==> flow/design.v (excerpt) <==
module ConvEngine (
    input         clk,
    input         rst,
    input  [31:0] DMAport,        
    input         acc_enable,     
    input         acc_clear,      
    output [31:0] result          
);
    wire [24:0] mux_out0, mux_out1, mux_out2, mux_out3, mux_out4, mux_out5;
    MUX demux (
        .DMAport(DMAport),
        .out0(mux_out0),
        .out1(mux_out1),
        .out2(mux_out2),
        .out3(mux_out3),
        .out4(mux_out4),
        .out5(mux_out5)
    );
    wire [23:0] reg_data [5:0];
    Register reg0 (
        .clk(clk),
        .rst(rst),
        .enable(mux_out0[0]),
        .datain(mux_out0[24:1]),
        .dataout(reg_data[0])
    );
    Register reg1 (
        .clk(clk),
        .rst(rst),
        .enable(mux_out1[0]),
        .datain(mux_out1[24:1]),
        .dataout(reg_data[1])
    );
    Register reg2 (
        .clk(clk),
        .rst(rst),
        .enable(mux_out2[0]),
        .datain(mux_out2[24:1]),
        .dataout(reg_data[2])
    );
    Register reg3 (
        .clk(clk),
        .rst(rst),
        .enable(mux_out3[0]),
        .datain(mux_out3[24:1]),
        .dataout(reg_data[3])
    );
    Register reg4 (
        .clk(clk),
        .rst(rst),
        .enable(mux_out4[0]),
        .datain(mux_out4[24:1]),
        .dataout(reg_data[4])
    );
    Register reg5 (
        .clk(clk),
        .rst(rst),
        .enable(mux_out5[0]),
        .datain(mux_out5[24:1]),
        .dataout(reg_data[5])
    );
  ...
make LEC_CHECK=0 CAP_MARGIN=20 CORE_MARGIN=2 CORE_UTILIZATION=44 SLEW_MARGIN=20 finish   # period 5.15 ns
run.sh (not shown) runs the stock make flow with config.mk's settings and CLKGATE_MAP_FILE=.
The first run produced a layout that fails on negative setup slack.
==> next run, changes <==
--- a/flow/config.mk
+++ b/flow/config.mk
@@ -8,4 +8,4 @@
 export CAP_MARGIN = 20
 export CORE_MARGIN = 2
-export CORE_UTILIZATION = 44
+export CORE_UTILIZATION = 40
 export SLEW_MARGIN = 20
==> flow/constraint.sdc (replaced) <==
create_clock -name core_clock -period 10.0 [get_ports {clk}]
set_input_delay 2.0000 -clock core_clock [delete_from_list [all_inputs] [get_ports {clk}]]
set_output_delay 2.0000 -clock core_clock [all_outputs]
set_load 0.01 [all_outputs]
Outcome: This time the run completed with no timing, DRC or antenna violations. Core utilization goes down by 9.4 points. Design area drops by 9.6%. Critical path depth shrinks by 4. Wire length drops by 8.7%.

== run 1 ==
ConvEngine again, from the RTL that the note above started with.
// ConvEngine
module ConvEngine (
    input         clk,
    input         rst,
    input  [31:0] DMAport,        
    input         acc_enable,     
    input         acc_clear,      
    output [31:0] result          
);
Settings: LEC_CHECK=0, ABC_AREA=1, CAP_MARGIN=20, CORE_ASPECT_RATIO=0.5, CORE_MARGIN=2, CORE_UTILIZATION=72, CTS_CLUSTER_DIAMETER=373, CTS_CLUSTER_SIZE=96, SLEW_MARGIN=20, TNS_END_PERCENT=10; clock period 5.59 ns.
[run 1] flow finished | final checks: failed | reasons: setup timing
The inputs of run 2 differ from those of run 1 as listed below.
diff --git a/flow/config.mk b/flow/config.mk
--- a/flow/config.mk
+++ b/flow/config.mk
@@ -9,7 +9,6 @@
 export CAP_MARGIN = 20
-export CORE_ASPECT_RATIO = 0.5
 export CORE_MARGIN = 2
 export CORE_UTILIZATION = 72
-export CTS_CLUSTER_DIAMETER = 373
-export CTS_CLUSTER_SIZE = 96
+export CTS_CLUSTER_DIAMETER = 365
+export CTS_CLUSTER_SIZE = 10
 export SLEW_MARGIN = 20
==> flow/constraint.sdc <==
create_clock -name core_clock -period 5.51 [get_ports {clk}]
set_input_delay 1.1020 -clock core_clock [delete_from_list [all_inputs] [get_ports {clk}]]
set_output_delay 1.1020 -clock core_clock [all_outputs]
set_load 0.01 [all_outputs]
### Flow results
- Standard-cell row count (lower): run 1
- Run 1 reports its capture point of the worst path as accumulator[20]$_DFFE_PP0P_ while run 2 reports accumulator[22]$_DFFE_PP0P_.
- Run 2 -> stages 100% | layout checks FAIL | setup timing
- Summary of run 2 over run 1: met2 usage in global routing -7.6 points; via count of the first global-routing pass -1374; multi-input logic portion of the cell area has decreased; met1 routing resource usage after global routing picked up an extra 2.0 points; standard cell core area essentially unchanged.
Relative to run 2, the following input files were edited for run 3:
==> flow/config.mk <==
export PLATFORM = sky130hd
export DESIGN_NAME = ConvEngine
export DESIGN_NICKNAME = ConvEngine
export VERILOG_FILES = /design/flow/design.v
export SDC_FILE = /design/flow/constraint.sdc
export NUM_CORES = 4
export LEC_CHECK = 0
export CAP_MARGIN = 20
export CORE_MARGIN = 2
export CORE_UTILIZATION = 24
export SLEW_MARGIN = 20
==> flow/constraint.sdc <==
create_clock -name core_clock -period 10.9 [get_ports {clk}]
set_input_delay 2.1800 -clock core_clock [delete_from_list [all_inputs] [get_ports {clk}]]
set_output_delay 2.1800 -clock core_clock [all_outputs]
set_load 0.01 [all_outputs]
Findings:
Run 3 finished end to end and its layout was clean on timing, DRC and antenna. On arrival time at the worst endpoint: between run 2 and run 3, it ends up lower for run 2. Higher signed area change from the synthesized netlist to the final layout among run 2 and run 3: run 2. Looking only at cell area, and setting everything else aside, the higher value of run 2 and run 3 goes to run 2.
Here is what was changed in the inputs of run 4 compared with run 3.
diff --git a/flow/config.mk b/flow/config.mk
--- a/flow/config.mk
+++ b/flow/config.mk
@@ -7,5 +7,11 @@
 export LEC_CHECK = 0
+export ABC_AREA = 1
 export CAP_MARGIN = 20
+export CORE_ASPECT_RATIO = 0.7
 export CORE_MARGIN = 2
-export CORE_UTILIZATION = 24
+export CORE_UTILIZATION = 72
+export CTS_CLUSTER_DIAMETER = 233
+export CTS_CLUSTER_SIZE = 100
+export PLACE_DENSITY = 0.43
+export SETUP_SLACK_MARGIN = 1.36
 export SLEW_MARGIN = 20
### Flow results
Run 4 ended with less final instance area than run 3. Compared with run 3, run 4 shows a lower final cycle utilization of the critical path. Compared to run 3, run 4 leaves less free space in the core. [compare] base=run 3 new=run 4: die area moved down.
What run 5 does differently from run 4 at the input level:
diff --git a/flow/config.mk b/flow/config.mk
--- a/flow/config.mk
+++ b/flow/config.mk
@@ -9,9 +9,7 @@
 export CAP_MARGIN = 20
-export CORE_ASPECT_RATIO = 0.7
 export CORE_MARGIN = 2
 export CORE_UTILIZATION = 72
-export CTS_CLUSTER_DIAMETER = 233
-export CTS_CLUSTER_SIZE = 100
-export PLACE_DENSITY = 0.43
-export SETUP_SLACK_MARGIN = 1.36
+export CTS_CLUSTER_DIAMETER = 365
+export CTS_CLUSTER_SIZE = 96
 export SLEW_MARGIN = 20
+export TNS_END_PERCENT = 10
==> flow/constraint.sdc <==
create_clock -name core_clock -period 5.51 [get_ports {clk}]
set_input_delay 1.1020 -clock core_clock [delete_from_list [all_inputs] [get_ports {clk}]]
set_output_delay 1.1020 -clock core_clock [all_outputs]
set_load 0.01 [all_outputs]
Diff run 4..run 5 | total number of tap cells | negligible. The number of cells after detailed placement in run 5 was higher than what run 4 gave. The number of signal-net buffers in the layout number comes out higher for run 5 vs run 4. Run 5 vs. run 4: cell count went up by 410; first-pass GRT wire length went up by 11%. Ran to the end and failed final checks on setup timing: run 5.
